### flow/constraint.sdc
create_clock -name core_clock -period 11.7 [get_ports {clk}]
set_input_delay 2.3400 -clock core_clock [delete_from_list [all_inputs] [get_ports {clk}]]
set_output_delay 2.3400 -clock core_clock [all_outputs]
set_load 0.01 [all_outputs]
### flow/config.mk
export PLATFORM = sky130hd
export DESIGN_NAME = cordic
export DESIGN_NICKNAME = cordic
export VERILOG_FILES = /design/flow/design.v
export SDC_FILE = /design/flow/constraint.sdc
export NUM_CORES = 4
export LEC_CHECK = 0
export ABC_AREA = 1
export CAP_MARGIN = 20
export CORE_MARGIN = 2
export CORE_UTILIZATION = 72
export CTS_CLUSTER_DIAMETER = 364
export CTS_CLUSTER_SIZE = 100
export PLACE_DENSITY_LB_ADDON = 0.06
export SETUP_SLACK_MARGIN = 1.22
export SLEW_MARGIN = 20
### flow/run.sh
#!/bin/bash
# the make line also repeats each setting of config.mk as NAME=value (left out here)
make -C /OpenROAD-flow-scripts/flow DESIGN_CONFIG=/design/flow/config.mk WORK_HOME=/design/flow/orfs CLKGATE_MAP_FILE= finish
### flow/design.v
module fa(
    input a,
    input b,
    input cin,
    output s,
    output cout
);
    assign s = a ^ b  ^ cin;
    assign cout = (a & b) ^ (cin & (a ^ b));
endmodule
module ha(
    input a,
    input b,
    output s,
    output cout
);
    assign s = a ^ b;
    assign cout = a & b;
endmodule
module basic_unit_ha_and(
    input in_x,
    input in_a,
    input in_b,
    output s,
    output cout
);
    wire in_y;
    assign in_y = in_a & in_b;
    assign s = in_x ^ in_y;
    assign cout = in_x & in_y;
endmodule
module basic_unit_fa_and(
    input in_x,
    input in_a,
    input in_b,
    input cin,
    output s,
    output cout
);
    wire in_y;
    assign in_y = in_a & in_b;
    assign s = in_x ^ in_y ^ cin;
    assign cout = (in_x & in_y) ^ (cin & (in_x ^ in_y));
endmodule
module adder_16bit(
    input   [15:0] a,
    input   [15:0] b,
    output  [15:0] out
);
    wire [15:0] s;
    wire [15:0] cout;
    ha i_ha_0 (.a(a[0]), .b(b[0]), .s(s[0]), .cout(cout[0]));
    generate 
        genvar i_adder;
        for(i_adder=1; i_adder<16; i_adder=i_adder+1) begin: adder_for_bits
            fa i_fa (.a(a[i_adder]), .b(b[i_adder]), .cin(cout[i_adder-1]), .s(s[i_adder]), .cout(cout[i_adder]));
        end
    endgenerate
    assign out[15:0] = s[15:0];
endmodule
module lut(
    input [3:0] index,
    output reg [15:0] ei_radian,
    output reg [15:0] tanei
);
    always@(*)
    begin
        case(index)
        4'b0000: begin
            ei_radian = 16'b0000000000000000;
            tanei = 16'h0000;
        end
        4'b0001: begin
            ei_radian = 16'b0110010010000111;
            tanei = 16'h8000;
        end
        4'b0010: begin
            ei_radian = 16'b0011101101011000;
            tanei = 16'h4000;
        end
        4'b0011: begin
            ei_radian = 16'b0001111101011011;
            tanei = 16'h2000;
        end
        4'b0100: begin
            ei_radian = 16'b0000111111101010;
            tanei = 16'h1000;
        end
        4'b0101: begin
            ei_radian = 16'b0000011111111101;
            tanei = 16'h0800;
        end
        4'b0110: begin
            ei_radian = 16'b0000001111111111;
            tanei = 16'h0400;
        end
        4'b0111: begin
            ei_radian = 16'b0000000111111111;
            tanei = 16'h0200;
        end
        4'b1000: begin
            ei_radian = 16'b0000000011111111;
            tanei = 16'h0100;
        end
        4'b1001: begin
            ei_radian = 16'b0000000001111111;
            tanei = 16'h0080;
        end
        4'b1010: begin
            ei_radian = 16'b0000000000111111;
            tanei = 16'h0040;
        end
        4'b1011: begin
            ei_radian = 16'b0000000000011111;
            tanei = 16'h0020;
        end
        4'b1100: begin
            ei_radian = 16'b0000000000001111;
            tanei = 16'h0010;
        end
        4'b1101: begin
            ei_radian = 16'b0000000000000111;
            tanei = 16'h0008;
        end
        4'b1110: begin
            ei_radian = 16'b0000000000000011;
            tanei = 16'h0004;
        end
        4'b1110: begin
            ei_radian = 16'b0000000000000001;
            tanei = 16'h0002;
        end
        default: begin
            ei_radian = 16'b0000000000000000;
            tanei = 16'h0000;
        end
        endcase
    end
endmodule
module add_or_sub_unit(
    input neg,
    input [15:0] ei_radian,
    input [15:0] inner_angle,
    output [15:0] new_inner_angle
);
    wire [15:0] signed_ei_radian;
    assign signed_ei_radian = neg ? {{~{ei_radian}+1}} : ei_radian;
    adder_16bit i_adder_16b_0 (.a(signed_ei_radian), .b(inner_angle), .out(new_inner_angle));
endmodule
module unsigned_unit_first_line(
    input [15:0] in_a,
    input  in_b,
    output [15:0] s
);
    generate
        genvar i_and;
        for(i_and=0;i_and<16;i_and=i_and+1) begin: unsigned_unit_second_line_generate
            assign s[i_and] = in_a[i_and] & in_b;
        end
    endgenerate
endmodule
module unsigned_unit_second_line(
    input [15:0] in_x,
    input [15:0] in_a,
    input  in_b,
    output [15:0] s,
    output [15:0] cout
);
    generate
        genvar i_buh;
        for(i_buh=0;i_buh<16;i_buh=i_buh+1) begin: unsigned_unit_second_line_generate
            basic_unit_ha_and   i_buha  (.in_x(in_x[i_buh]), .in_a(in_a[i_buh]), .in_b(in_b), .s(s[i_buh]), .cout(cout[i_buh]));
        end
    endgenerate
endmodule
module unsigned_unit_line(
    input [15:0] in_x,
    input [15:0] in_a,
    input  in_b,
    input [15:0] cin,
    output [15:0] s,
    output [15:0] cout
);
    generate
        genvar i_buf;
        for(i_buf=0;i_buf<16;i_buf=i_buf+1) begin: unsigned_unit_second_line_generate
            basic_unit_fa_and   i_bufa  (.in_x(in_x[i_buf]), .in_a(in_a[i_buf]), .in_b(in_b), .cin(cin[i_buf]), .s(s[i_buf]), .cout(cout[i_buf]));
        end
    endgenerate
endmodule
module multiply_and_add_unit(
    input [15:0] in,
    input [15:0] a,
    input [15:0] b,
    input neg,
    output [15:0] out
);
    wire [15:0] s_line [15:0];
    wire [15:0] cout_line [15:1];
    unsigned_unit_first_line    i_bul_0 (.in_a(a), .in_b(b[0]), .s(s_line[0]));
    unsigned_unit_second_line   i_bul_1 (.in_x({1'b0, s_line[0][15:1]}), .in_a(a), .in_b(b[1]), .s(s_line[1]), .cout(cout_line[1]));
    unsigned_unit_line          i_bul_2 (.in_x({1'b0, s_line[1][15:1]}), .in_a(a), .in_b(b[2]), .cin(cout_line[1]), .s(s_line[2]), .cout(cout_line[2]));
    generate
        genvar i_bul_mac;
        for(i_bul_mac=2;i_bul_mac<16;i_bul_mac=i_bul_mac+1) begin: unsigned_unit_line_generate
            unsigned_unit_line  i_bul_mac_unit (.in_x({1'b0, s_line[i_bul_mac-1][15:1]}), .in_a(a), .in_b(b[i_bul_mac]), .cin(cout_line[i_bul_mac-1]), .s(s_line[i_bul_mac]), .cout(cout_line[i_bul_mac]));
        end
    endgenerate
    wire [31:0] product_32b;
    generate
        genvar i_s;
        for(i_s=0;i_s<16;i_s=i_s+1) begin: unsigned_output_low_generate
            assign product_32b[i_s] = s_line[i_s][0];
        end
    endgenerate
    adder_16bit i_adder_16b_0 (.a({s_line[15][15:0]}), .b(cout_line[15]), .out(product_32b[31:16]));
    wire [15:0] pos_or_neg;
    assign pos_or_neg = neg ? {{~{product_32b[31:16]}+1}} : {product_32b[31:16]};
    adder_16bit i_adder_16b_1 (.a(in), .b(pos_or_neg), .out(out));
endmodule
module cordic (
    input clk,
    input rst_n,
    input start,
    input [15:0] angle,
    output reg [15:0] cos,
    output reg [15:0] sin
);
    reg [15:0] sampled_angle;
    reg [15:0] inner_angle;
    reg working;
    reg [3:0] state;
    wire [15:0] ei_radian;
    wire [15:0] tanei;
    wire [15:0] new_inner_angle;
    wire [15:0] new_sin;
    wire [15:0] new_cos;
    wire neg;
    always@(posedge clk or negedge rst_n) begin
        if (!rst_n == 1'b1) begin
            sampled_angle <= 16'b0;
        end
        else begin
            if (start == 1'b1) begin
                sampled_angle <= angle;
            end
            else begin
                sampled_angle <= sampled_angle;
            end
        end
    end
    always@(posedge clk or negedge rst_n) begin
        if (!rst_n == 1'b1) begin
            inner_angle <= 16'b0;
        end
        else begin
            if (start == 1'b1) begin
                inner_angle <= 16'b0;
            end
            else begin
                inner_angle <= new_inner_angle;
            end
        end
    end
    always@(posedge clk or negedge rst_n) begin
        if (!rst_n == 1'b1) begin
            working <= 1'b0;
        end
        else begin
            if (start == 1'b1) begin
                working <= 1'b1;
            end
            else begin
                if (state == 4'b1111) begin
                    working <= 1'b0;
                end
                else begin
                    working <= working;
                end
            end
        end
    end
    always@(posedge clk or negedge rst_n) begin
        if (!rst_n == 1'b1) begin
            state <= 4'b0;
        end
        else begin
            if (start == 1'b1) begin
                state <= 4'b0;
            end
            else begin
                if (working == 1'b0) begin
                    state <= 4'b0;
                end
                else begin
                    state <= state + 1;
                end
            end
        end
    end
    always@(posedge clk or negedge rst_n) begin
        if (!rst_n == 1'b1) begin
            sin <= 16'b0;
        end
        else begin
            if (start == 1'b1) begin
                sin <= 16'b0;
            end
            else begin
                if (working == 1'b0) begin
                    sin <= sin;
                end
                else begin
                    sin <= new_sin;
                end
            end
        end
    end
    always@(posedge clk or negedge rst_n) begin
        if (!rst_n == 1'b1) begin
            cos <= 16'b0;
        end
        else begin
            if (start == 1'b1) begin
                cos <= 16'b0100110110111010;
            end
            else begin
                if (working == 1'b0) begin
                    cos <= cos;
                end
                else begin
                    cos <= new_cos;
                end
            end
        end
    end
    lut i_lut_0 (.index(state), .ei_radian(ei_radian),  .tanei(tanei));
    assign neg = (inner_angle <= sampled_angle) ? 0 : 1;
    add_or_sub_unit i_aoru (.neg(neg), .ei_radian(ei_radian), .inner_angle(inner_angle), .new_inner_angle(new_inner_angle));
    multiply_and_add_unit i_mac_cos (.in(cos), .a(tanei), .b(sin), .neg(~neg), .out(new_cos));
    multiply_and_add_unit i_mac_sin (.in(sin), .a(tanei), .b(cos), .neg(neg), .out(new_sin));
endmodule
==> results of run 1 <==
-- timing repair --
action,4_1_cts,5_1_grt
pin swaps,44,16
endpoints found under the setup margin,23,24
gates resized,58,23
hold endpoints to repair,0,0
setup buffers,15,5
-- final cells by class --
cell class | instances | share of cell area, %
multi-input cells | 1368 | 71.2
clock inverters | 4 | 0.253
repair buffers | 233 | 10.0
clock buffers | 12 | 1.28
inverters | 323 | 6.45
well taps | 285 | 1.85
flip-flops and latches | 69 | 8.98
-- routing by layer --
metal / vias up / track usage, % / share of wire (%)
met3: 186 / 7.08 / 9.3
met5: - / 0 / 0
met1: 6811 / 52.2 / 36
li1: 5740 / - / -
met4: 0 / 20.3 / 5.8
met2: 720 / 65.1 / 49
-- metrics by stage --
stage	utilization [%]	cell area, um2	std cells
3_3_place_gp	82.1	18500	2258
6_report	85.3	19300	2294
5_1_grt	85.3	19300	2294
3_5_place_dp	82.1	18500	2258
2_1_floorplan	-	17000	1870
4_1_cts	84.8	19100	2289
==> writeup.txt, run 1 <==
Setup repair after global routing could not meet its margin everywhere. Pins over their slew limit in the final report were tallied at 0. The run gives 16.7% for the synthesis-to-layout area growth.

The number of library cell types mapped by synthesis came out at 35. Post-synthesis share of cell area spent on full adders, half adders and majority gates: 55.5%. The run gives 0.231 mV as the worst voltage drop across the vdd grid. Power spread over the standard cell area amounts to 150 mW/mm2.

The tools report the final setup violation count as 16. The group drawing the most power was combinational logic. The worst register-to-register path ends at sin[15]$_DFFE_PN0P_. The area taken by multi-input combinational cells is reported as 0.0137 mm2. Per the STA report, the cell with the highest stage delay on the worst path is sky130_fd_sc_hd__fa_2.

The count of buffers inserted at the top-level ports works out to 50. Synthesis inferred 69 register bits. The worst setup path is launched from a flop. The logs give 14.5k for the via count of the first global-routing pass and 39.9% for the overall track demand over capacity in global routing. Grouping stages by cell kind, the critical path spends the most delay in adder cells. The run gives 0 for the total of max-cap violations. Flip-flop cell with the highest count after synthesis: sky130_fd_sc_hd__dfrtp_1. For reference, the clock transition at the flip-flops on the worst setup and hold paths is 70 ps. For the clock insertion delay at the later pin of the skew report, the log shows 360 ps. In the hold report, the worst path ends at sampled_angle[0]$_DFFE_PN0P_. The internal power of the cells totals 1.42 mW. For the setup skew after layout, the log shows 10.9 ps. The logs give 34100 um for the post-DP HPWL and 33.5% for the worst relative slew slack.

Max fanout on the critical path was recorded as 6. The transition time recorded at the tightest slew-check pin is 997 ps. Of the available clock period, the critical path in the final layout requires 124%. Counting flops with a built-in enable in the synthesized netlist gives 0. Combinational power for this build is 2.19 mW. The data arrival time of the critical path is 14700 ps. Counting stages on the worst path, the most repeated cell is sky130_fd_sc_hd__fa_2. Once the floorplan was initialized, standard cells occupied 73.1% of the core. In this run, the number of DRC markers left after iteration 0 of detailed routing was 1059. The run gives 69 for the number of sinks driven by the clock tree. Measured in cells, the most critical reg-to-reg path has a length of 48. Recorded from the global router log, the overflow total was 0. For this design the total switching power over the nets is 1.48 mW. The worst hold path passes through 2 cells.

The mapped netlist covers 0.0165 mm2. The final layout report lists a filler cell count of 1207. The number of antenna violations at the first check in global routing is 0. The summed negative setup slack over all endpoints is -22150 ps. The run finished, with violations left. The worst setup path is captured at a flop. Across all register-to-register paths, the minimum setup slack is -2800 ps.

The data required time of the worst path was 11900 ps; the share of total power in combinational logic was 75.6%. The net switching fraction of the power was 51.1%. The synthesis run shows the most used standard cells to be sky130_fd_sc_hd__nor2_1 (420), sky130_fd_sc_hd__fa_1 (408), sky130_fd_sc_hd__inv_1 (308).

The maximum clock frequency was 69.0 MHz. With the cell total in the yosys stat output at 1870, the AND-OR/OR-AND share of the synthesized area is 3.04%. The run gives 0 for the number of routed nets with antenna violations. The clock share of power came out at 10.1%.

Tracing the worst setup path back leads to its startpoint at state[0]$_DFF_PN0_. The number of hold violations in the final report is 0. The final net count is 2510, and the number of warning messages in the yosys log is 63.

Buffer cell driving the clock tree root: sky130_fd_sc_hd__clkbuf_16. Largest family of logic cells by area: adder cells. The tools report the number of buffers between clock root and the deepest sink as 2. The parity-gate share of the synthesized area counting xor and xnor cells came out at 2.49%.

Per report_power, the Sequential row totals 0.414 mW. The tools report the length of the first detailed-routing pass in iterations as 8. The pre-CTS setup slack was -2810 ps. For the total antenna diodes in the routed design, the log shows 0. The clock network consumes a total of 0.292 mW. Summed over its instances, the top area cell type makes up 49.5% of the synthesized netlist area. Sorting the synthesis cell report by count puts at the top sky130_fd_sc_hd__nor2_1. The cell-mix breakdown from Yosys lists the simple-gate area share as 17.9%. The H-tree generated during clock tree synthesis spans 3 levels. The share of synthesized registers carrying an async set or reset was 100%. The run gives 0.0242 mm2 for the die outline area. With the overall power of the completed layout at 2.90 mW, the cts-stage hold buffer count is 0. The chip height is 155 um, and the final critical-path setup slack is -2800 ps. The placeable core area was 0.0226 mm2; the overall die width was 155 um. Net count after synthesis: 2376. The pin count of the biggest net entering global routing was 70.

After detailed routing, the number of vias per cell comes to 5.87. For the total CTS buffers, the log shows 9. In this run the number of cells on the critical path is 48.

The run gives 600 ps for the maximum single-stage delay on the critical path. The worst min-delay path class is flop to flop. The stage-log warning count works out to 36.

The synthesis area per yosys is 0.0165 mm2, and the weighted congestion at the end of routability-driven global placement is 0.910. The start point of the worst hold path is sampled_angle[0]$_DFFE_PN0P_. The number of buffer and inverter stages on the critical path was 10.

The cell type contributing the most total cell area after synthesis is sky130_fd_sc_hd__fa_1. The DRC violation total left in the routed layout is recorded as 0. The main area contributors are sky130_fd_sc_hd__fa_1 (49%), sky130_fd_sc_hd__dfrtp_1 (10%), sky130_fd_sc_hd__nor2_1 (9.6%), sky130_fd_sc_hd__inv_1 (7.0%), sky130_fd_sc_hd__ha_1 (6.0%). A synthesized cell averages 8.83 um2. In this run the critical register-to-register path is launched from state[0]$_DFF_PN0_.

The first-pass GRT wire length is 73200 um, and the final-layout worst hold slack is 482 ps. The critical path is of the flop to flop type. TritonCTS built the clock tree. For this design the top-level I/O count stands at 51. Per report_power, the sequential group accounts for 14.3% of the total. Static leakage: 9.73 nW.

For reference, the placement row count at floorplan is 55. The run gives 1870 for the synthesized instance count. Measured against the total synthesized area, the mux share comes to 0%. The area used by sequential logic in the layout is 0.00173 mm2.

The clock period minus worst slack is 14500 ps. According to the timing report, the critical path is captured at sin[15]$_DFFE_PN0P_. Across all layers, the routed design uses 13.5k vias. With the sequential area share after synthesis at 10.5%, the average wire per standard cell is 19.4 um. The run gives 44500 um for the final wirelength. The reasons given for failing layout checks are setup timing.
==> inputs of run 2 (changes only) <==
CAP_MARGIN = 15   (was 20)
CELL_PAD_IN_SITES_DETAIL_PLACEMENT = 0   (was default)
CORE_ASPECT_RATIO = 0.66   (was default)
CTS_CLUSTER_DIAMETER = 197   (was 364)
CTS_CLUSTER_SIZE = 72   (was 100)
GPL_ROUTABILITY_DRIVEN = 1   (was default)
HOLD_SLACK_MARGIN = 0.29   (was default)
MAX_ROUTING_LAYER = met4   (was default)
MIN_ROUTING_LAYER = met1   (was default)
PLACE_DENSITY_LB_ADDON = 0.01   (was 0.06)
SETUP_SLACK_MARGIN = 1.16   (was 1.22)
SLEW_MARGIN = 25   (was 20)
clock period = 8.68 ns   (was 11.7 ns; I/O delays follow)
==> run 2 against run 1 <==
Effect of this change:
- still fails the layout checks on setup timing
- combinational power increased by 71%
- clock power increased by 59%
- power rose by 64%
- critical endpoint is now cos[15]$_DFFE_PN0P_
- largest power group unchanged
- highest routed layer unchanged
==> writeup.txt, run 2 <==
For the sequential area share after synthesis, the log shows 10.5% (unchanged). The run gives 0.464 mW (was 0.292 mW) as the power consumed by the clock network. The maximum single-stage delay on the critical path was 740 ps (was 600 ps); the detailed-route DRC error count was 0 (unchanged). The tools report the total I/O pin count as 51 (unchanged). TritonCTS built the clock tree. The register-to-register setup slack is -6350 ps (was -2800 ps). The most frequent cell on the critical path is sky130_fd_sc_hd__fa_2 (unchanged).

The parity-gate share of the synthesized area counting xor and xnor cells is 2.49% (unchanged), and the average wire per standard cell is 24.7 um (was 19.4 um). The endpoint of the most critical register-to-register path was cos[15]$_DFFE_PN0P_ (was sin[15]$_DFFE_PN0P_). The count of buffers inserted at the top-level ports is 50 (unchanged). The startpoint type of the worst setup path is a flop (unchanged). The tools report the maximum clock frequency as 66.5 MHz (was 69.0 MHz). The cell with the largest stage delay on the worst path was sky130_fd_sc_hd__fa_2 (unchanged).

The type of destination of the critical path was a flop (unchanged). For the final critical-path setup slack, the log shows -6350 ps (was -2800 ps). The AND-OR/OR-AND share of the synthesized area works out to 3.04% (unchanged). The number of buffers between clock root and the deepest sink is 2 (unchanged). The run gives 0.0242 mm2 (about the same) as the die outline area.

The run gives 0.0165 mm2 (unchanged) for the synthesis area per yosys. The group drawing the most power is combinational logic (unchanged). Most numerous cell in the Yosys netlist: sky130_fd_sc_hd__nor2_1 (unchanged). With the post-synthesis cell area at 0.0165 mm2 (unchanged), the max-slew violation count is 0 (unchanged). The run gives 1870 (unchanged) for the cell total in the yosys stat output. With the placeable core area at 0.0222 mm2 (was 0.0226 mm2), the share of total power in combinational logic is 79.2% (was 75.6%). The area share of the largest cell type after synthesis works out to 49.5% (unchanged). Overall track demand over capacity in global routing: 47.6% (was 39.9%). With the fraction of power consumed by sequential logic at 11.0% (was 14.3%), the combinational group power is 3.75 mW (was 2.19 mW). The post-synthesis register bit count is 69 (unchanged). Top cells by area: sky130_fd_sc_hd__fa_1 (49%), sky130_fd_sc_hd__dfrtp_1 (10%), sky130_fd_sc_hd__nor2_1 (9.6%), sky130_fd_sc_hd__inv_1 (7.0%), sky130_fd_sc_hd__ha_1 (6.0%) (unchanged).

The synthesized instance count is 1870 (unchanged), and the CTS clock-pin slew for the worst setup and hold paths is 80 ps (was 70 ps). The ratio of routed vias to standard cells came out at 6.40 (was 5.87). The number of enable-type register cells in the synthesized netlist was 0 (unchanged). The number of library cell types mapped by synthesis is 35 (unchanged). Start point of the worst hold path: sampled_angle[5]$_DFFE_PN0P_ (was sampled_angle[0]$_DFFE_PN0P_). The global-route congestion overflow total came out at 0 (unchanged). The stage-log warning count came out at 36 (unchanged). The number of filler instances in the final layout is 820 (was 1207), and the number of hold violations in the final report is 0 (unchanged). For the worst relative slew slack, the log shows 28.7% (was 33.5%).

The origin of the critical flop-to-flop path was state[2]$_DFF_PN0_ (was state[0]$_DFF_PN0_). The number of antenna violations at the first check in global routing was 3 (was 0). The power density over the cells came out at 233 mW/mm2 (was 150 mW/mm2).

The tools report the buffer cell driving the clock tree root as sky130_fd_sc_hd__clkbuf_16 (unchanged). The cell-internal power is 2.26 mW (was 1.42 mW), and the total of max-cap violations is 0 (unchanged). The terminating pin of the worst hold path was sampled_angle[5]$_DFFE_PN0P_ (was sampled_angle[0]$_DFFE_PN0P_). The run gives 21.0 ps (was 10.9 ps) as the setup skew after layout. Cell type contributing the most total cell area after synthesis: sky130_fd_sc_hd__fa_1 (unchanged).

The number of buffer and inverter stages on the critical path works out to 14 (was 10). The overall die width was 190 um (was 155 um). Endpoint of the worst setup timing path: cos[15]$_DFFE_PN0P_ (was sin[15]$_DFFE_PN0P_). The run gives 74.2% (was 73.1%) as the share of the core filled by cells before placement.

For the violation count after the first detailed-route iteration, the log shows 2053 (was 1059). The worst voltage drop across the vdd grid was 0.160 mV (was 0.231 mV). The run gives 83600 um (was 73200 um) for the first-pass GRT wire length. Layout check failures: setup timing (unchanged). Flip-flop cell with the highest count after synthesis: sky130_fd_sc_hd__dfrtp_1 (unchanged). The mean area per synthesized cell is 8.83 um2 (unchanged), and the number of routed nets with antenna violations is 0 (unchanged).

The tools report the post-DP HPWL as 39300 um (was 34100 um). The worst min-delay path class was flop to flop (unchanged). The clock period minus worst slack works out to 15030 ps (was 14500 ps). The total CTS buffers came out at 9 (unchanged). Post-synthesis share of cell area spent on full adders, half adders and majority gates: 55.5% (unchanged). The run gives 538 ps (was 482 ps) as the final-layout worst hold slack.

With the cell depth of the worst flop-to-flop path at 52 (was 48), the final setup violation count is 30 (was 16). For the number of warning messages in the yosys log, the log shows 63 (unchanged). The final wirelength was 59100 um (was 44500 um); the post-synthesis simple-gate area fraction was 17.9% (unchanged).

The final worst-path cycle share came out at 173% (was 124%). For the weighted congestion at the end of routability-driven global placement, the log shows 0.971 (was 0.910). With the power consumed by sequential cells at 0.520 mW (was 0.414 mW), the data arrival time of the critical path is 15230 ps (was 14700 ps).

The share of synthesized registers carrying an async set or reset was 100% (unchanged). The startpoint of the worst setup timing path is state[2]$_DFF_PN0_ (was state[0]$_DFF_PN0_). With the post-route cell area at 0.0203 mm2 (was 0.0193 mm2), the critical-path maximum fanout is 4 (was 6). The run gives 15.3k (was 13.5k) for the total via count after detailed routing. Kind of cell with the highest combined delay on the critical path: adder cells (unchanged). The run gives 2.48 mW (was 1.48 mW) for the total net switching power. For the clock insertion delay at the later pin of the skew report, the log shows 360 ps (about the same). Largest family of logic cells by area: adder cells (unchanged). The synthesis-to-layout area growth works out to 23.2% (was 16.7%). The category of the critical setup timing path is flop to flop (unchanged). With the count of cell instances traversed by the critical path at 52 (was 48), the slew at the pin closest to its max-slew limit is 1070 ps (was 997 ps). The run finished, with violations left.

For the maximum level of the CTS H-tree, the log shows 3 (unchanged). For the clock share of power, the log shows 9.8% (was 10.1%). The run gives 0.0191 mm2 (was 0.0185 mm2) for the placement-stage cell area.

The run gives 52.4% (was 51.1%) for the net switching fraction of the power. The number of sinks driven by the clock tree is 69 (unchanged), and the area fraction in mux cells is 0% (unchanged). The chip height came out at 127 um (was 155 um). The number of cells on the worst hold path was 2 (unchanged); the final net count was 2588 (was 2510).

Net count after synthesis: 2376 (unchanged). The static leakage is 10.1 nW (was 9.73 nW), and the via count of the first global-routing pass is 15.9k (was 14.5k). Setup repair after global routing could not meet its margin everywhere. The logs give 70 (unchanged) for the pin count of the biggest net entering global routing and 8880 ps (was 11900 ps) for the data required time of the worst path. The run gives 44 (was 55) as the number of rows created at floorplan.

The tools report the length of the first detailed-routing pass in iterations as 9 (was 8). Ranking of synthesized cells by instance count: sky130_fd_sc_hd__nor2_1 (420), sky130_fd_sc_hd__fa_1 (408), sky130_fd_sc_hd__inv_1 (308) (unchanged).
-- run 2: stage by stage --
step	power, mW	setup TNS, ps	setup WS (ps)	utilization (%)	cells
6_report	4.74	-106040	-6350	91.4	2389
5_1_grt	4.94	-112680	-6640	91.4	2389
4_1_cts	4.16	-96920	-5920	89.3	2378
3_5_place_dp	3.48	-98720	-6060	85.9	2342
3_3_place_gp	3.33	-93150	-5760	85.9	2342
2_1_floorplan	2.42	-85060	-5390	-	1870
-- run 2: per-layer routing --
metal	up-vias	share of wire [%]	track usage, %
met2	1498	44	70.1
li1	5906	-	-
met1	7353	33	60.6
met4	0	8.5	24.3
met3	534	15	14.5
met5	-	0	-
-- run 2: repair_timing --
| action | 4_1_cts | 5_1_grt |
|---|---|---|
| resized | 85 | 101 |
| hold buffers | 0 | 0 |
| gates cloned | 1 | 0 |
| setup endpoints to repair | 34 | 34 |
| buffers inserted | 19 | 8 |
| pin swaps | 44 | 68 |
-- run 2: final cells by class --
class / instances / area [um2] / share of cell area, %
timing repair inverter: 1 / 5.00 / 0.0246
timing repair buffer: 310 / 2540 / 12.5
inverter: 323 / 1250 / 6.14
clock buffer: 10 / 229 / 1.13
sequential: 69 / 1730 / 8.51
clock inverter: 6 / 111 / 0.548
antenna: 3 / 7.51 / 0.0369
multi-input combinational: 1368 / 14100 / 69.3
tap: 299 / 374 / 1.84
==> inputs of run 3 (changes only) <==
ABC_AREA = default   (was 1)
CTS_CLUSTER_SIZE = default   (was 72)
HOLD_SLACK_MARGIN = default   (was 0.29)
clock period = 13.6 ns   (was 8.68 ns; I/O delays follow)
==> run 3 against run 2 <==
Effect of this change:
- sequential power down 15%
- core utilization down 7.7 points
- via count down 13%
- worst setup slack better by 5400 ps
- critical path type unchanged
- clock skew down 7.9 ps
- final area down 1.4%
- critical endpoint is now sin[15]$_DFFE_PN0P_
- clock power down 47%
- critical path depth down 5
- the layout still fails its checks (setup timing)
- sequential share of layout area up 0.13 points
- die size up 5.7%
- worst hold slack worse by 2.7 ps
- wire length down 23%
==> writeup.txt, run 3 <==
For the share of the core filled by cells before placement, the log shows 73.0% (was 74.2%). Endpoint of the worst setup timing path: sin[15]$_DFFE_PN0P_ (was cos[15]$_DFFE_PN0P_). The flow ran to the end, but the layout failed its checks. Top cells by area: sky130_fd_sc_hd__fa_1 (47%), sky130_fd_sc_hd__dfrtp_1 (9.9%), sky130_fd_sc_hd__and3_1 (8.3%), sky130_fd_sc_hd__ha_1 (5.7%), sky130_fd_sc_hd__and2_1 (4.5%) (was sky130_fd_sc_hd__fa_1 (49%), sky130_fd_sc_hd__dfrtp_1 (10%), sky130_fd_sc_hd__nor2_1 (9.6%), sky130_fd_sc_hd__inv_1 (7.0%), sky130_fd_sc_hd__ha_1 (6.0%)). The power density over the cells is 127 mW/mm2 (was 233 mW/mm2). The largest family of logic cells by area was adder cells (unchanged). The tools report the post-synthesis cell area as 0.0175 mm2 (was 0.0165 mm2). The type of destination of the critical path is a flop (unchanged).

The number of enable-type register cells in the synthesized netlist is 0 (unchanged). The cell with the largest stage delay on the worst path was sky130_fd_sc_hd__fa_2 (unchanged). The number of sinks driven by the clock tree was 69 (unchanged); the maximum single-stage delay on the critical path was 600 ps (was 740 ps). The run gives 2.51% (was 2.49%) for the parity-gate share of the synthesized area counting xor and xnor cells. The worst min-delay path class is flop to flop (unchanged).

The startpoint of the worst setup timing path is state[0]$_DFF_PN0_ (was state[2]$_DFF_PN0_). For the combinational group power, the log shows 1.87 mW (was 3.75 mW). The clock period minus worst slack was 14580 ps (was 15030 ps).

With the final-layout worst hold slack at 535 ps (was 538 ps), the clock insertion delay at the later pin of the skew report is 360 ps (about the same). The number of routed nets with antenna violations was 0 (unchanged); the CTS clock-pin slew for the worst setup and hold paths was 70 ps (was 80 ps). Number of hold violations in the final report: 0 (unchanged).

With the final worst-path cycle share at 107% (was 173%), the power consumed by the clock network is 0.244 mW (was 0.464 mW). The mean area per synthesized cell came out at 9.86 um2 (was 8.83 um2). The run gives 3 (was 4) for the critical-path maximum fanout. The tools report the origin of the critical flop-to-flop path as state[0]$_DFF_PN0_ (was state[2]$_DFF_PN0_). The run gives 0.119 mV (was 0.160 mV) for the worst voltage drop across the vdd grid. The power consumed by sequential cells came out at 0.440 mW (was 0.520 mW). For the pre-CTS setup slack, the log shows -1080 ps (was -6060 ps). The kind of cell with the highest combined delay on the critical path is adder cells (unchanged). The number of antenna violations at the first check in global routing came out at 0 (was 3).

The placeable core area came out at 0.0239 mm2 (was 0.0222 mm2). The count of buffers inserted at the top-level ports was 50 (unchanged); the number of library cell types mapped by synthesis was 57 (was 35). The tools report the overall track demand over capacity in global routing as 39.1% (was 47.6%). The run gives 63 (unchanged) as the number of warning messages in the yosys log. The cell type contributing the most total cell area after synthesis was sky130_fd_sc_hd__fa_1 (unchanged).

The cell depth of the worst flop-to-flop path came out at 47 (was 52). The worst relative slew slack came out at 40.6% (was 28.7%). The share of synthesized registers carrying an async set or reset works out to 100% (unchanged).

The endpoint of the most critical register-to-register path is sin[15]$_DFFE_PN0P_ (was cos[15]$_DFFE_PN0P_). The share of total power in combinational logic came out at 73.2% (was 79.2%). The post-synthesis register bit count is 69 (unchanged).

The ratio of routed vias to standard cells was 6.23 (was 6.40); the data arrival time of the critical path was 14820 ps (was 15230 ps). The run gives 1772 (was 1870) for the cell total in the yosys stat output. The start point of the worst hold path was sampled_angle[1]$_DFFE_PN0P_ (was sampled_angle[5]$_DFFE_PN0P_). The AND-OR/OR-AND share of the synthesized area is 3.72% (was 3.04%). The run gives 9.88% (was 10.5%) for the sequential area share after synthesis. The net switching fraction of the power came out at 50.4% (was 52.4%). The violation count after the first detailed-route iteration was 1117 (was 2053); the register-to-register setup slack was -980 ps (was -6350 ps). The number of cells on the worst hold path works out to 2 (unchanged).

The group drawing the most power was combinational logic (unchanged). The logs give 1.27 mW (was 2.26 mW) for the cell-internal power and 2278 (was 2376) for the net count after synthesis. The post-DP HPWL was 34300 um (was 39300 um). The tools report the terminating pin of the worst hold path as sampled_angle[1]$_DFFE_PN0P_ (was sampled_angle[5]$_DFFE_PN0P_). The slew at the pin closest to its max-slew limit was 891 ps (was 1070 ps); the final wirelength was 45300 um (was 59100 um). The synthesis area per yosys was 0.0175 mm2 (was 0.0165 mm2).

Weighted congestion at the end of routability-driven global placement: 0.929 (was 0.971). Setup repair after global routing could not meet its margin everywhere. TritonCTS built the clock tree. The run gives 68.6 MHz (was 66.5 MHz) as the maximum clock frequency.

The tools report the static leakage as 10.4 nW (was 10.1 nW). The max-slew violation count was 0 (unchanged); the number of rows created at floorplan was 46 (was 44). The post-synthesis simple-gate area fraction works out to 21.5% (was 17.9%). The tools report the maximum level of the CTS H-tree as 3 (unchanged). The tools report the buffer cell driving the clock tree root as sky130_fd_sc_hd__clkbuf_16 (unchanged). The total I/O pin count is 51 (unchanged). The area fraction in mux cells came out at 1.62% (was 0%). The detailed-route DRC error count came out at 0 (unchanged). The synthesized instance count is 1772 (was 1870). The tools report the length of the first detailed-routing pass in iterations as 5 (was 9). The synthesis-to-layout area growth came out at 14.7% (was 23.2%). The overall die width was 196 um (was 190 um). The run gives 73900 um (was 83600 um) for the first-pass GRT wire length.

Chip height: 131 um (was 127 um). The flip-flop cell with the highest count after synthesis is sky130_fd_sc_hd__dfrtp_1 (unchanged). The tools report the startpoint type of the worst setup path as a flop (unchanged). The total of max-cap violations came out at 0 (unchanged). The most frequent cell on the critical path is sky130_fd_sc_hd__fa_2 (unchanged). The area share of the largest cell type after synthesis was 46.7% (was 49.5%); the cts-stage hold buffer count was 0 (unchanged). With the count of cell instances traversed by the critical path at 47 (was 52), the final critical-path setup slack is -977 ps (was -6350 ps). Layout check failures: setup timing (unchanged). For the clock share of power, the log shows 9.5% (was 9.8%). The logs give 9 (unchanged) for the total CTS buffers and 0 (was 3) for the total antenna diodes in the routed design. The die outline area is 0.0256 mm2 (was 0.0242 mm2), and the total net switching power is 1.29 mW (was 2.48 mW). The run gives 14.1k (was 15.9k) for the via count of the first global-routing pass.

The average wire per standard cell is 21.2 um (was 24.7 um), and the data required time of the worst path is 13850 ps (was 8880 ps). The stage-log warning count came out at 36 (unchanged). The global-route congestion overflow total is 0 (unchanged). With the setup skew after layout at 13.1 ps (was 21.0 ps), the number of buffer and inverter stages on the critical path is 7 (was 14).

The category of the critical setup timing path was flop to flop (unchanged). The post-synthesis share of cell area spent on full adders, half adders and majority gates is 52.4% (was 55.5%). Ranking of synthesized cells by instance count: sky130_fd_sc_hd__fa_1 (408), sky130_fd_sc_hd__and3_1 (233), sky130_fd_sc_hd__inv_1 (201) (was sky130_fd_sc_hd__nor2_1 (420), sky130_fd_sc_hd__fa_1 (408), sky130_fd_sc_hd__inv_1 (308)).

Most numerous cell in the Yosys netlist: sky130_fd_sc_hd__fa_1 (was sky130_fd_sc_hd__nor2_1). The number of buffers between clock root and the deepest sink was 2 (unchanged). For the final setup violation count, the log shows 4 (was 30). The pin count of the biggest net entering global routing was 83 (was 70); the final net count was 2326 (was 2588). The run gives 13.3k (was 15.3k) as the total via count after detailed routing. For the fraction of power consumed by sequential logic, the log shows 17.2% (was 11.0%).
-- run 3: what timing repair did --
item	CTS	global route
cloned	1	0
pin swaps	54	29
buffers inserted	12	5
resized	59	27
setup endpoints to repair	12	14
-- run 3: area by class of cell --
cell class	count	area, um2
timing repair buffer	195	1780
clock inverter	7	72.6
fill	1390	3900
inverter	202	768
clock buffer	9	225
sequential	69	1730
tap	312	390
multi-input combinational	1343	15100
-- run 3: through the flow --
stage | instance area (um2) | TNS, ps | utilization [%] | std cells | power [mW]
after global routing | 20000 | -3970 | 83.7 | 2137 | 2.78
after detailed placement | 19300 | -2640 | 80.5 | 2103 | 2.11
after CTS | 19900 | -2370 | 83.1 | 2132 | 2.47
after floorplan | 18100 | -1260 | - | 1772 | 1.57
final | 20000 | -2430 | 83.7 | 2137 | 2.55
after global placement | 19300 | -1970 | 80.5 | 2103 | 2.04
-- run 3: per-layer routing --
layer / up-vias / GRT usage [%] / part of all wire (%)
met4: 0 / 13.8 / 3.5
li1: 5643 / - / -
met2: 711 / 59.6 / 46
met5: - / - / 0
met1: 6841 / 52.8 / 40
met3: 129 / 9.09 / 11
==> inputs of run 4 (changes only) <==
CAP_MARGIN = 40   (was 15)
CELL_PAD_IN_SITES_DETAIL_PLACEMENT = default   (was 0)
CELL_PAD_IN_SITES_GLOBAL_PLACEMENT = 3   (was default)
CORE_ASPECT_RATIO = 1.45   (was 0.66)
CORE_MARGIN = 10   (was 2)
CORE_UTILIZATION = 54   (was 72)
CTS_CLUSTER_DIAMETER = 96   (was 197)
GPL_ROUTABILITY_DRIVEN = 0   (was 1)
GPL_TIMING_DRIVEN = 0   (was default)
HOLD_SLACK_MARGIN = 0.11   (was default)
MAX_ROUTING_LAYER = met5   (was met4)
MIN_ROUTING_LAYER = met2   (was met1)
PLACE_DENSITY_LB_ADDON = default   (was 0.01)
SETUP_SLACK_MARGIN = 1.09   (was 1.16)
SLEW_MARGIN = 20   (was 25)
clock period = 16.0 ns   (was 13.6 ns; I/O delays follow)
==> run 4 against run 3 <==
Effect of this change:
- the run now fails in global placement without I/O
- die size is 57% higher
- synthesized cell count stayed put
- synthesized area unchanged
==> writeup.txt, run 4 <==
The run stopped with a tool error. The flow stopped in global placement without I/O. The tool reported: "[ERROR GPL-0301] Utilization 103.105 % exceeds 100%".

The share of synthesized registers carrying an async set or reset is 100% (unchanged). The largest family of logic cells by area is adder cells (unchanged). Parity-gate share of the synthesized area counting xor and xnor cells: 2.51% (unchanged). Most numerous cell in the Yosys netlist: sky130_fd_sc_hd__fa_1 (unchanged). The post-synthesis simple-gate area fraction works out to 21.5% (unchanged). The mean area per synthesized cell came out at 9.86 um2 (unchanged). The run gives 2278 (unchanged) as the net count after synthesis. The AND-OR/OR-AND share of the synthesized area works out to 3.72% (unchanged). The synthesis area per yosys came out at 0.0175 mm2 (unchanged). The cell type contributing the most total cell area after synthesis is sky130_fd_sc_hd__fa_1 (unchanged).

The flip-flop cell with the highest count after synthesis was sky130_fd_sc_hd__dfrtp_1 (unchanged). Area share of the largest cell type after synthesis: 46.7% (unchanged). The number of library cell types mapped by synthesis was 57 (unchanged). The run gives 0.0175 mm2 (unchanged) for the post-synthesis cell area. Ranking of synthesized cells by instance count: sky130_fd_sc_hd__fa_1 (408), sky130_fd_sc_hd__and3_1 (233), sky130_fd_sc_hd__inv_1 (201) (unchanged). The die outline area was 0.0401 mm2 (was 0.0256 mm2). Share of the core filled by cells before placement: 54.6% (was 73.0%). The area fraction in mux cells came out at 1.62% (unchanged). Top cells by area: sky130_fd_sc_hd__fa_1 (47%), sky130_fd_sc_hd__dfrtp_1 (9.9%), sky130_fd_sc_hd__and3_1 (8.3%), sky130_fd_sc_hd__ha_1 (5.7%), sky130_fd_sc_hd__and2_1 (4.5%) (unchanged). The tools report the synthesized instance count as 1772 (unchanged). The run gives 169 um (was 196 um) for the overall die width. The run gives 79 (was 46) as the number of rows created at floorplan.

The placeable core area was 0.0320 mm2 (was 0.0239 mm2); the post-synthesis share of cell area spent on full adders, half adders and majority gates was 52.4% (unchanged). For the cell total in the yosys stat output, the log shows 1772 (unchanged). The number of warning messages in the yosys log was 63 (unchanged). The run gives 237 um (was 131 um) for the chip height. The post-synthesis register bit count was 69 (unchanged). The sequential area share after synthesis was 9.88% (unchanged). The number of enable-type register cells in the synthesized netlist works out to 0 (unchanged).
==> inputs of run 5 (changes only) <==
ABC_AREA = 0   (was default)
CAP_MARGIN = 15   (was 40)
CELL_PAD_IN_SITES_DETAIL_PLACEMENT = 0   (was default)
CELL_PAD_IN_SITES_GLOBAL_PLACEMENT = 2   (was 3)
CORE_ASPECT_RATIO = 0.5   (was 1.45)
CORE_MARGIN = 8   (was 10)
CORE_UTILIZATION = 46   (was 54)
CTS_CLUSTER_DIAMETER = 197   (was 96)
CTS_CLUSTER_SIZE = 98   (was default)
GPL_TIMING_DRIVEN = default   (was 0)
HOLD_SLACK_MARGIN = default   (was 0.11)
MIN_ROUTING_LAYER = met1   (was met2)
PLACE_DENSITY_LB_ADDON = 0.06   (was default)
SETUP_SLACK_MARGIN = 1.34   (was 1.09)
TNS_END_PERCENT = 20   (was default)
clock period = 15.8 ns   (was 16.0 ns; I/O delays follow)
==> run 5 against run 4 <==
Effect of this change:
- synthesized area unchanged
- the run now finishes clean
- die size increased by 12%
- synthesized cell count unchanged
==> writeup.txt, run 5 <==
The tools report the synthesis area per yosys as 0.0175 mm2 (unchanged). The run gives 154 um (was 237 um) for the chip height. The tools report the summed negative setup slack over all endpoints as 0 ps. The logs give 2266 for the final net count and 12.4k for the total via count after detailed routing. Clock network power for this build is 0.214 mW. The run gives 2278 (unchanged) for the net count after synthesis.

The final timing report lists a hold violation count of 0. Post-synthesis register bit count: 69 (unchanged). The worst setup path is captured at a flop.

The run gives 19.8 um for the average wire per standard cell. The overall die width came out at 292 um (was 169 um). The flow ran to the end and the layout has no timing, DRC or antenna violations.

The post-synthesis cell area came out at 0.0175 mm2 (unchanged). STA shows the worst reg2reg path with a cell count of 46. Hold repair after CTS inserted 0 buffers. Summed over all nets, wire length on met2 after detailed routing comes to 20700 um. The routed layout reports a DRC error count of 0. The first detailed-routing pass took 4 iterations. Per the detail_route log, the uppermost layer with routed signals is met4.

The die outline area is 0.0449 mm2 (was 0.0401 mm2), and the number of warning messages in the yosys log is 63 (unchanged). STA lists the maximum fanout along the critical path as 15. Of the available clock period, the critical path in the final layout requires 93.5%.

Top cells by area: sky130_fd_sc_hd__fa_1 (47%), sky130_fd_sc_hd__dfrtp_1 (9.9%), sky130_fd_sc_hd__and3_1 (8.3%), sky130_fd_sc_hd__ha_1 (5.7%), sky130_fd_sc_hd__and2_1 (4.5%) (unchanged). The net switching fraction of the power was 50.8%; the overall power of the completed layout was 2.01 mW. The script extracted a net switching power of 1.02 mW. Across all hold checks on the routed design, the worst slack comes to 528 ps. The tools report the buffer cell driving the clock tree root as sky130_fd_sc_hd__clkbuf_16.

The cell type contributing the most total cell area after synthesis is sky130_fd_sc_hd__fa_1 (unchanged). The group drawing the most power is combinational logic. The register-to-register setup slack came out at 1030 ps. The number of enable-type register cells in the synthesized netlist works out to 0 (unchanged).

The worst-case IR drop observed on VDD is 0.111 mV. Endpoint of the worst setup timing path: sin[15]$_DFFE_PN0P_. The parity-gate share of the synthesized area counting xor and xnor cells is 2.51% (unchanged).

The area share of the largest cell type after synthesis works out to 46.7% (unchanged). Sequential power for this build is 0.412 mW. Counting the buffers created by CTS gives 9. The number of cells on the worst hold path came out at 1. The number of library cell types mapped by synthesis was 57 (unchanged); the max-slew violation count was 0. The flip-flop cell with the highest count after synthesis is sky130_fd_sc_hd__dfrtp_1 (unchanged).

With the AND-OR/OR-AND share of the synthesized area at 3.72% (unchanged), the final wirelength is 44700 um. Data arrives at the worst endpoint at 15020 ps. The most frequent cell on the critical path is sky130_fd_sc_hd__fa_2. The synthesis-to-layout area growth is 11.9%, and the clock share of power is 10.7%.

Area fraction in mux cells: 1.62% (unchanged). No sink is reached through more buffers than the 2 on the longest clock path. Detailed-route iteration 0 reported a violation count of 601. Setup repair after global routing could not meet its margin everywhere. Looking at the critical path, the single cell with the biggest stage delay is sky130_fd_sc_hd__fa_2.

The run gives 9 for the number of buffer and inverter stages on the critical path. The placement stage leaves a total instance area of 0.0184 mm2. Entering global routing, the biggest net connects 61 pins. STA classifies the critical path startpoint as a flop. Count of cell instances traversed by the critical path: 46.

With the placeable core area at 0.0374 mm2 (was 0.0320 mm2), the area of the multi-input gates is 0.0149 mm2. The H-tree was split into 3 levels. Ranking of synthesized cells by instance count: sky130_fd_sc_hd__fa_1 (408), sky130_fd_sc_hd__and3_1 (233), sky130_fd_sc_hd__inv_1 (201) (unchanged). Max-cap violations in this run came to 0.

Per report_power, the sequential group accounts for 20.5% of the total. In the per-layer breakdown of the detailed-route log, met1 shows 22000 um. The run gives 13.7 ps as the setup skew after layout.

For the share of the core filled by cells before placement, the log shows 46.7% (was 54.6%). The OpenROAD report gives the critical path a required time of 16040 ps. Slew at the pin closest to its max-slew limit: 887 ps. The via count of the first global-routing pass was 13.7k; the area used by sequential logic in the layout was 0.00173 mm2.

The first-pass GRT wire length came out at 75100 um. The maximum single-stage delay on the critical path was 590 ps; the clock insertion delay at the later pin of the skew report was 360 ps. The synthesized instance count came out at 1772 (unchanged). The origin of the critical flop-to-flop path was state[2]$_DFF_PN0_. The CTS clock-pin slew for the worst setup and hold paths came out at 70 ps.

For the post-DP HPWL, the log shows 35200 um. The kind of cell with the highest combined delay on the critical path is adder cells. The mean area per synthesized cell was 9.86 um2 (unchanged). The power report puts the leakage power at 10.2 nW. For the number of filler instances in the final layout, the log shows 3415. Global routing consumed, over all layers together, 20.8% of the routing resources. The clock period minus worst slack came out at 14770 ps.

Power density over the cells: 103 mW/mm2. The count of buffers inserted at the top-level ports is 50, and the combinational group power is 1.38 mW. The largest family of logic cells by area was adder cells (unchanged). The category of the critical setup timing path was flop to flop. In this run the remaining antenna-violating nets after routing total 0. The tools report the startpoint of the worst setup timing path as state[2]$_DFF_PN0_. The cell total in the yosys stat output was 1772 (unchanged); the share of total power in combinational logic was 68.8%. The path class of the tightest hold or removal check is flop to flop. The post-synthesis simple-gate area fraction is 21.5% (unchanged). Number of antenna violations at the first check in global routing: 1. The number of rows created at floorplan came out at 50 (was 79). The endpoint identified for the worst register-to-register timing path is sin[15]$_DFFE_PN0P_. Summed over all layers, the global routing overflow is 0.

The post-route utilization of the core is recorded as 52.3%. The terminating pin of the worst hold path was sampled_angle[0]$_DFFE_PN0P_. TritonCTS built the clock tree.

The share of synthesized registers carrying an async set or reset is 100% (unchanged), and the worst relative slew slack is 40.9%. The stage-log warning count was 36. The post-synthesis share of cell area spent on full adders, half adders and majority gates is 52.4% (unchanged), and the ratio of routed vias to standard cells is 5.49. Most numerous cell in the Yosys netlist: sky130_fd_sc_hd__fa_1 (unchanged). The final report gives the standard cell area, fillers excluded, as 0.0196 mm2. The final setup violation count is 0.

The sequential area share after synthesis was 9.88% (unchanged). For this run, the top clock speed supported by timing is 67.7 MHz. The run gives 51 for the total I/O pin count. The cell-internal power is 0.986 mW.

The routed length on met3 is 1740 um, and the number of sinks driven by the clock tree is 69. The start point of the worst hold path was sampled_angle[0]$_DFFE_PN0P_.
run 5: layout make-up:
type,instances,share of cell area [%]
Clock buffer,10,1.17
Tap cell,494,3.16
Clock inverter,6,0.365
Inverter,202,3.90
Multi-Input combinational cell,1343,76.1
Antenna cell,1,0.0128
Sequential cell,69,8.87
Timing Repair Buffer,135,6.38
run 5: per-layer routing:
| layer | global-route usage [%] | vias to the layer above |
|---|---|---|
| met1 | 30.6 | 6654 |
| met5 | 0 | - |
| met2 | 33.6 | 197 |
| li1 | - | 5534 |
| met3 | 2.82 | 23 |
| met4 | 2.56 | 0 |
run 5: metrics by stage:
step	std cells	worst slack, ps
floorplan	1772	1320
global placement	2199	565
detailed placement	2199	417
CTS	2255	920
global route	2259	539
finish	2260	1030
run 5: timing repair:
action                                  CTS  global route
endpoints found under the hold margin     0             0
pin swaps                                58            44
gates resized                            64            41
endpoints found under the setup margin    4             4
gates cloned                              1             0
buffers inserted                         39             4
==> inputs of run 6 (changes only) <==
ABC_AREA = 1   (was 0)
CAP_MARGIN = 20   (was 15)
CELL_PAD_IN_SITES_DETAIL_PLACEMENT = default   (was 0)
CELL_PAD_IN_SITES_GLOBAL_PLACEMENT = default   (was 2)
CORE_ASPECT_RATIO = default   (was 0.5)
CORE_MARGIN = 2   (was 8)
CORE_UTILIZATION = 72   (was 46)
CTS_CLUSTER_DIAMETER = 228   (was 197)
CTS_CLUSTER_SIZE = 74   (was 98)
GPL_ROUTABILITY_DRIVEN = default   (was 0)
HOLD_SLACK_MARGIN = 0.29   (was default)
MAX_ROUTING_LAYER = default   (was met5)
MIN_ROUTING_LAYER = default   (was met1)
PLACE_DENSITY_LB_ADDON = 0.0   (was 0.06)
SETUP_SLACK_MARGIN = 0.15   (was 1.34)
TNS_END_PERCENT = 75   (was 20)
clock period = 8.62 ns   (was 15.8 ns; I/O delays follow)
==> run 6 against run 5 <==
Effect of this change:
- the layout now fails its checks (setup timing)
- critical path depth is 2 higher
- power grew 110%
- critical path type unchanged
- register-to-register slack got worse by 6900 ps
- largest cell class unchanged
- synthesized area is 5.6% lower
- non-clock buffer count rose by 138
- global-route usage rose by 20 points
- cell count rose by 3.3%
- largest power group unchanged
==> writeup.txt, run 6 <==
Number of filler instances in the final layout: 1200 (was 3415). The type of destination of the critical path is a flop (unchanged). The category of the critical setup timing path is flop to flop (unchanged). The run gives 49.5% (was 46.7%) for the area share of the largest cell type after synthesis. The global-route congestion overflow total came out at 0 (unchanged).

The run gives 8830 ps (was 16040 ps) for the data required time of the worst path. The number of cells on the worst hold path was 2 (was 1). Number of library cell types mapped by synthesis: 35 (was 57).

The run gives 69.2 MHz (was 67.7 MHz) as the maximum clock frequency. With the register-to-register setup slack at -5830 ps (was 1030 ps), the number of warning messages in the yosys log is 63 (unchanged). The cts-stage hold buffer count was 0 (unchanged). The overall die width was 155 um (was 292 um); the worst voltage drop across the vdd grid was 0.328 mV (was 0.111 mV). With the critical-path maximum fanout at 5 (was 15), the number of routed nets with antenna violations is 0 (unchanged). Final setup violation count: 30 (was 0). Terminating pin of the worst hold path: sampled_angle[0]$_DFFE_PN0P_ (unchanged). For the final wirelength, the log shows 46500 um (was 44700 um). The count of cell instances traversed by the critical path was 48 (was 46); the mean area per synthesized cell was 8.83 um2 (was 9.86 um2). Number of antenna violations at the first check in global routing: 0 (was 1).

The pre-CTS setup slack was -5920 ps (was 417 ps). For the static leakage, the log shows 9.90 nW (was 10.2 nW). The run gives 0.0242 mm2 (was 0.0449 mm2) for the die outline area. The run finished, with violations left. With the number of buffer and inverter stages on the critical path at 10 (was 9), the AND-OR/OR-AND share of the synthesized area is 3.04% (was 3.72%). The worst min-delay path class is flop to flop (unchanged). The clock period minus worst slack is 14450 ps (was 14770 ps). The number of buffers between clock root and the deepest sink is 2 (unchanged).

The share of synthesized registers carrying an async set or reset works out to 100% (unchanged). The post-synthesis register bit count is 69 (unchanged). The logs give 1379 (was 601) for the violation count after the first detailed-route iteration and 51 (unchanged) for the total I/O pin count.

After its last routability iteration, the placer logged a weighted congestion of 0.930. The run gives 155 um (was 154 um) for the chip height. Ranking of synthesized cells by instance count: sky130_fd_sc_hd__nor2_1 (420), sky130_fd_sc_hd__fa_1 (408), sky130_fd_sc_hd__inv_1 (308) (was sky130_fd_sc_hd__fa_1 (408), sky130_fd_sc_hd__and3_1 (233), sky130_fd_sc_hd__inv_1 (201)).

The total of max-cap violations is 0 (unchanged). Worst relative slew slack: 23.4% (was 40.9%). The power density over the cells works out to 215 mW/mm2 (was 103 mW/mm2). The cell depth of the worst flop-to-flop path works out to 48 (was 46).

The count of buffers inserted at the top-level ports is 50 (unchanged), and the net switching fraction of the power is 50.8% (about the same). The tools report the total antenna diodes in the routed design as 0 (was 1). Top cells by area: sky130_fd_sc_hd__fa_1 (49%), sky130_fd_sc_hd__dfrtp_1 (10%), sky130_fd_sc_hd__nor2_1 (9.6%), sky130_fd_sc_hd__inv_1 (7.0%), sky130_fd_sc_hd__ha_1 (6.0%) (was sky130_fd_sc_hd__fa_1 (47%), sky130_fd_sc_hd__dfrtp_1 (9.9%), sky130_fd_sc_hd__and3_1 (8.3%), sky130_fd_sc_hd__ha_1 (5.7%), sky130_fd_sc_hd__and2_1 (4.5%)). The run gives 73.1% (was 46.7%) as the share of the core filled by cells before placement.

The largest family of logic cells by area was adder cells (unchanged). For the detailed-route DRC error count, the log shows 0 (unchanged). The maximum level of the CTS H-tree is 3 (unchanged). The cell type contributing the most total cell area after synthesis was sky130_fd_sc_hd__fa_1 (unchanged). The run gives 3.32 mW (was 1.38 mW) for the combinational group power. The post-synthesis simple-gate area fraction is 17.9% (was 21.5%), and the length of the first detailed-routing pass in iterations is 6 (was 4). Flip-flop cell with the highest count after synthesis: sky130_fd_sc_hd__dfrtp_1 (unchanged). The data arrival time of the critical path came out at 14660 ps (was 15020 ps).

TritonCTS built the clock tree. The CTS clock-pin slew for the worst setup and hold paths works out to 70 ps (about the same). The average wire per standard cell is 19.9 um (was 19.8 um). The run gives 69 (unchanged) for the number of sinks driven by the clock tree. The final net count was 2550 (was 2266); the clock insertion delay at the later pin of the skew report was 360 ps (about the same).

The most frequent cell on the critical path is sky130_fd_sc_hd__fa_2 (unchanged). The power consumed by the clock network was 0.414 mW (was 0.214 mW); the net count after synthesis was 2376 (was 2278). The logs give 0 (unchanged) for the number of hold violations in the final report and 70 (was 61) for the pin count of the biggest net entering global routing. With the slew at the pin closest to its max-slew limit at 1150 ps (was 887 ps), the placeable core area is 0.0226 mm2 (was 0.0374 mm2).

The endpoint of the worst setup timing path is cos[15]$_DFFE_PN0P_ (was sin[15]$_DFFE_PN0P_). Setup repair after global routing could not meet its margin everywhere. The total CTS buffers is 9 (unchanged), and the share of total power in combinational logic is 78.2% (was 68.8%).

The logs give 0.511 mW (was 0.412 mW) for the power consumed by sequential cells and 55 (was 50) for the number of rows created at floorplan. The cell total in the yosys stat output came out at 1870 (was 1772). Cell total after placement: 2303 (was 2199).

The buffer cell driving the clock tree root was sky130_fd_sc_hd__clkbuf_16 (unchanged). The maximum single-stage delay on the critical path works out to 630 ps (was 590 ps). Kind of cell with the highest combined delay on the critical path: adder cells (unchanged). Synthesis area per yosys: 0.0165 mm2 (was 0.0175 mm2). With the synthesized instance count at 1870 (was 1772), the number of non-filler instances in the completed layout is 2334 (was 2260). The cell-internal power is 2.09 mW (was 0.986 mW).

The run gives 13.8k (was 12.4k) for the total via count after detailed routing. The post-synthesis cell area came out at 0.0165 mm2 (was 0.0175 mm2). The parity-gate share of the synthesized area counting xor and xnor cells is 2.49% (was 2.51%).

Ratio of routed vias to standard cells: 5.91 (was 5.49). The group drawing the most power was combinational logic (unchanged). The run gives 168% (was 93.5%) for the final worst-path cycle share. The sequential area share after synthesis came out at 10.5% (was 9.88%). For the total net switching power, the log shows 2.15 mW (was 1.02 mW). The post-synthesis share of cell area spent on full adders, half adders and majority gates is 55.5% (was 52.4%), and the area fraction in mux cells is 0% (was 1.62%).

The run gives -5830 ps (was 1030 ps) for the final critical-path setup slack. For the first-pass GRT wire length, the log shows 74700 um (was 75100 um). Via count of the first global-routing pass: 15.1k (was 13.7k).

The startpoint type of the worst setup path is a flop (unchanged). The run gives 0 (unchanged) as the max-slew violation count. The area of the multi-input gates was 0.0138 mm2 (was 0.0149 mm2); the post-DP HPWL was 35600 um (was 35200 um).

The startpoint of the worst setup timing path is state[1]$_DFF_PN0_ (was state[2]$_DFF_PN0_). The stage-log warning count is 36 (unchanged), and the setup skew after layout is 7.89 ps (was 13.7 ps). Synthesis-to-layout area growth: 19.2% (was 11.9%). Number of enable-type register cells in the synthesized netlist: 0 (unchanged). Share of the core filled with cells in the final layout: 87.2% (was 52.3%). The most numerous cell in the Yosys netlist was sky130_fd_sc_hd__nor2_1 (was sky130_fd_sc_hd__fa_1). The origin of the critical flop-to-flop path was state[1]$_DFF_PN0_ (was state[2]$_DFF_PN0_). The endpoint of the most critical register-to-register path is cos[15]$_DFFE_PN0P_ (was sin[15]$_DFFE_PN0P_). The area used by sequential logic in the layout was 0.00173 mm2 (about the same). The cell with the largest stage delay on the worst path is sky130_fd_sc_hd__fa_2 (unchanged).

The fraction of power consumed by sequential logic was 12.0% (was 20.5%). The clock share of power came out at 9.8% (was 10.7%). The run gives 40.8% (was 20.8%) for the overall track demand over capacity in global routing.

The report lists the violated layout checks as setup timing. The start point of the worst hold path is sampled_angle[0]$_DFFE_PN0P_ (unchanged).
[run 6: what timing repair did]
action                                  4_1_cts  5_1_grt
pin swaps                                    29       21
resized                                      56       70
endpoints found under the setup margin       31       33
gates cloned                                  0        0
setup buffers                                 8        7
[run 6: routing by layer]
metal	share of wire [%]	vias to the layer above	track usage (%)
li1	-	5834	-
met1	36	6932	53.1
met2	49	813	67.4
met3	9.3	210	6.24
met4	6.0	0	21.8
met5	0	-	0
[run 6: area by class of cell]
cell class,count,area share [%]
Clock buffer,10,1.16
Clock inverter,6,0.324
Inverter,323,6.31
Multi-Input combinational cell,1368,70.3
Sequential cell,69,8.80
Tap cell,285,1.81
Timing Repair Buffer,273,11.3
[run 6: stage by stage]
step / power (mW) / area [um2] / TNS (ps) / hold WS [ps]
final: 4.24 / 19700 / -96150 / 483
after CTS: 3.99 / 19400 / -95190 / 488
after global routing: 4.58 / 19700 / -103570 / 524
after floorplan: 2.41 / 17000 / -87240 / 448
after detailed placement: 3.47 / 18900 / -97280 / 472
after global placement: 3.32 / 18900 / -92820 / 470
==> inputs of run 7 (changes only) <==
CTS_CLUSTER_DIAMETER = 254   (was 228)
CTS_CLUSTER_SIZE = 72   (was 74)
HOLD_SLACK_MARGIN = default   (was 0.29)
SETUP_SLACK_MARGIN = -0.81   (was 0.15)
TNS_END_PERCENT = 5   (was 75)
clock period = 10.3 ns   (was 8.62 ns; I/O delays follow)
==> run 7 against run 6 <==
Effect of this change:
- the layout still fails its checks (setup timing)
- cell count decreased by 1.2%
- maximum frequency shrank 0.11%
- flip-flop count unchanged
- sequential share of layout area increased by 0.22 points
- final area fell by 2.6%
- register-to-register slack gained 1700 ps
- largest cell class unchanged
==> writeup.txt, run 7 <==
The number of enable-type register cells in the synthesized netlist is 0 (unchanged). The share of total power in combinational logic was 75.7% (was 78.2%). Layout check failures: setup timing (unchanged). Startpoint of the worst setup timing path: state[1]$_DFF_PN0_ (unchanged). The run finished, with violations left. The group drawing the most power was combinational logic (unchanged). With the power consumed by the clock network at 0.340 mW (was 0.414 mW), the first-pass GRT wire length is 72500 um (was 74700 um). The power density over the cells is 169 mW/mm2 (was 215 mW/mm2), and the data required time of the worst path is 10500 ps (was 8830 ps). The share of synthesized registers carrying an async set or reset came out at 100% (unchanged). The final-layout worst hold slack is 526 ps (was 483 ps). The number of cells on the worst hold path was 2 (unchanged). Max-slew violation count: 0 (unchanged). For the number of sinks driven by the clock tree, the log shows 69 (unchanged). The tools report the total net switching power as 1.64 mW (was 2.15 mW). The run gives 0.0165 mm2 (unchanged) as the synthesis area per yosys. The number of buffer and inverter stages on the critical path came out at 8 (was 10). Net count after synthesis: 2376 (unchanged). The mean area per synthesized cell came out at 8.83 um2 (unchanged). The total CTS buffers was 9 (unchanged); the via count of the first global-routing pass was 14.7k (was 15.1k).

The share of the core filled by cells before placement came out at 73.1% (unchanged). Top cells by area: sky130_fd_sc_hd__fa_1 (49%), sky130_fd_sc_hd__dfrtp_1 (10%), sky130_fd_sc_hd__nor2_1 (9.6%), sky130_fd_sc_hd__inv_1 (7.0%), sky130_fd_sc_hd__ha_1 (6.0%) (unchanged). The run gives 4.70 ps (was 7.89 ps) as the setup skew after layout. Maximum clock frequency: 69.1 MHz (was 69.2 MHz).

TritonCTS built the clock tree. The category of the critical setup timing path is flop to flop (unchanged). Worst min-delay path class: flop to flop (unchanged).

The run gives 84.9% (was 87.2%) for the share of the core filled with cells in the final layout. The cell total in the yosys stat output is 1870 (unchanged), and the worst relative slew slack is 35.3% (was 23.4%). The number of filler instances in the final layout came out at 1295 (was 1200). The tools report the terminating pin of the worst hold path as sampled_angle[0]$_DFFE_PN0P_ (unchanged). With the count of buffers inserted at the top-level ports at 50 (unchanged), the total of max-cap violations is 0 (unchanged).

The number of non-filler instances in the completed layout was 2307 (was 2334). Ranking of synthesized cells by instance count: sky130_fd_sc_hd__nor2_1 (420), sky130_fd_sc_hd__fa_1 (408), sky130_fd_sc_hd__inv_1 (308) (unchanged). Number of routed nets with antenna violations: 0 (unchanged). The cell-internal power was 1.60 mW (was 2.09 mW). The overall die width works out to 155 um (unchanged).

Origin of the critical flop-to-flop path: state[1]$_DFF_PN0_ (unchanged). The run gives 69 (unchanged) for the post-synthesis register bit count. The AND-OR/OR-AND share of the synthesized area was 3.04% (unchanged). The post-synthesis share of cell area spent on full adders, half adders and majority gates works out to 55.5% (unchanged). The stage-log warning count is 36 (unchanged). With the placeable core area at 0.0226 mm2 (unchanged), the number of rows created at floorplan is 55 (unchanged). The most numerous cell in the Yosys netlist is sky130_fd_sc_hd__nor2_1 (unchanged).

Net switching fraction of the power: 50.6% (was 50.8%). Endpoint of the worst setup timing path: sin[15]$_DFFE_PN0P_ (was cos[15]$_DFFE_PN0P_). With the total I/O pin count at 51 (unchanged), the violation count after the first detailed-route iteration is 852 (was 1379). The run gives 0.0165 mm2 (unchanged) for the post-synthesis cell area. Largest family of logic cells by area: adder cells (unchanged). The type of destination of the critical path is a flop (unchanged).

The sequential area share after synthesis was 10.5% (unchanged). The weighted congestion at the end of routability-driven global placement came out at 0.936 (was 0.930). The synthesized instance count was 1870 (unchanged). The maximum level of the CTS H-tree is 3 (unchanged). The start point of the worst hold path is sampled_angle[0]$_DFFE_PN0P_ (unchanged). The final critical-path setup slack is -4170 ps (was -5830 ps).

The slew at the pin closest to its max-slew limit came out at 970 ps (was 1150 ps). The final wirelength is 43300 um (was 46500 um). The tools report the endpoint of the most critical register-to-register path as sin[15]$_DFFE_PN0P_ (was cos[15]$_DFFE_PN0P_). The detailed-route DRC error count was 0 (unchanged). The area share of the largest cell type after synthesis is 49.5% (unchanged), and the global-route congestion overflow total is 0 (unchanged). For the number of antenna violations at the first check in global routing, the log shows 0 (unchanged).

The parity-gate share of the synthesized area counting xor and xnor cells was 2.49% (unchanged); the placement-stage cell area was 0.0186 mm2 (was 0.0189 mm2). The overall track demand over capacity in global routing came out at 39.2% (was 40.8%). The number of library cell types mapped by synthesis was 35 (unchanged). The tools report the combinational group power as 2.46 mW (was 3.32 mW). The total via count after detailed routing is 13.4k (was 13.8k). The static leakage is 9.79 nW (was 9.90 nW), and the post-synthesis simple-gate area fraction is 17.9% (unchanged). The register-to-register setup slack is -4170 ps (was -5830 ps). Setup repair after global routing could not meet its margin everywhere. With the critical-path maximum fanout at 6 (was 5), the die outline area is 0.0242 mm2 (unchanged). The total antenna diodes in the routed design is 0 (unchanged), and the cts-stage hold buffer count is 0 (unchanged). With the final setup violation count at 24 (was 30), the clock period minus worst slack is 14470 ps (was 14450 ps). The clock share of power is 10.5% (was 9.8%), and the cell depth of the worst flop-to-flop path is 47 (was 48). The post-route cell area is 0.0192 mm2 (was 0.0197 mm2). Area fraction in mux cells: 0% (unchanged).

The average wire per standard cell was 18.8 um (was 19.9 um). The flip-flop cell with the highest count after synthesis is sky130_fd_sc_hd__dfrtp_1 (unchanged). The run gives 0.250 mV (was 0.328 mV) as the worst voltage drop across the vdd grid. Cell with the largest stage delay on the worst path: sky130_fd_sc_hd__fa_2 (unchanged).

The fraction of power consumed by sequential logic is 13.8% (was 12.0%). For the overall power of the completed layout, the log shows 3.24 mW (was 4.24 mW). The run gives 70 ps (about the same) for the CTS clock-pin slew for the worst setup and hold paths. The run gives -4260 ps (was -5920 ps) as the pre-CTS setup slack. The tools report the buffer cell driving the clock tree root as sky130_fd_sc_hd__clkbuf_16 (unchanged). The startpoint type of the worst setup path was a flop (unchanged).

The run gives 0 (unchanged) as the number of hold violations in the final report. The run gives 2 (unchanged) for the number of buffers between clock root and the deepest sink. The power consumed by sequential cells is 0.448 mW (was 0.511 mW).

The maximum single-stage delay on the critical path is 600 ps (was 630 ps). The ratio of routed vias to standard cells came out at 5.81 (was 5.91). The data arrival time of the critical path is 14670 ps (was 14660 ps). The cell type contributing the most total cell area after synthesis was sky130_fd_sc_hd__fa_1 (unchanged).

The tools report the length of the first detailed-routing pass in iterations as 7 (was 6). The final net count is 2523 (was 2550). The most frequent cell on the critical path is sky130_fd_sc_hd__fa_2 (unchanged).

The cell total after placement was 2279 (was 2303); the count of cell instances traversed by the critical path was 47 (was 48). The chip height is 155 um (unchanged), and the post-DP HPWL is 35000 um (was 35600 um). For the pin count of the biggest net entering global routing, the log shows 70 (unchanged). The run gives 360 ps (about the same) as the clock insertion delay at the later pin of the skew report. Kind of cell with the highest combined delay on the critical path: adder cells (unchanged). The run gives 16.1% (was 19.2%) for the synthesis-to-layout area growth. The final worst-path cycle share came out at 140% (was 168%).

Summed negative setup slack over all endpoints: -49690 ps (was -96150 ps). The number of warning messages in the yosys log was 63 (unchanged).
run 7: routing by layer:
layer | track usage [%] | up-vias | share of wire [%]
met3 | 5.93 | 186 | 6.9
met4 | 19.5 | 0 | 6.0
met1 | 49.4 | 6811 | 37
met5 | 0 | - | 0
met2 | 67.1 | 613 | 50
li1 | - | 5783 | -
run 7: layout make-up:
type / count / area [um2] / share of cell area [%]
inverters: 323 / 1240 / 6.45
clock buffers: 9 / 225 / 1.17
repair buffers: 246 / 2010 / 10.5
flip-flops and latches: 69 / 1730 / 9.02
multi-input cells: 1368 / 13500 / 70.6
well taps: 285 / 357 / 1.86
clock inverters: 7 / 73.8 / 0.385
run 7: what timing repair did:
| action | 4_1_cts | 5_1_grt |
|---|---|---|
| pin swaps | 31 | 14 |
| setup endpoints to repair | 20 | 21 |
| gates resized | 30 | 14 |
| buffers inserted | 11 | 0 |
| endpoints found under the hold margin | 0 | 0 |
| cloned | 0 | 0 |
Power figures rest on the tool's default switching activity, not on a simulated workload.
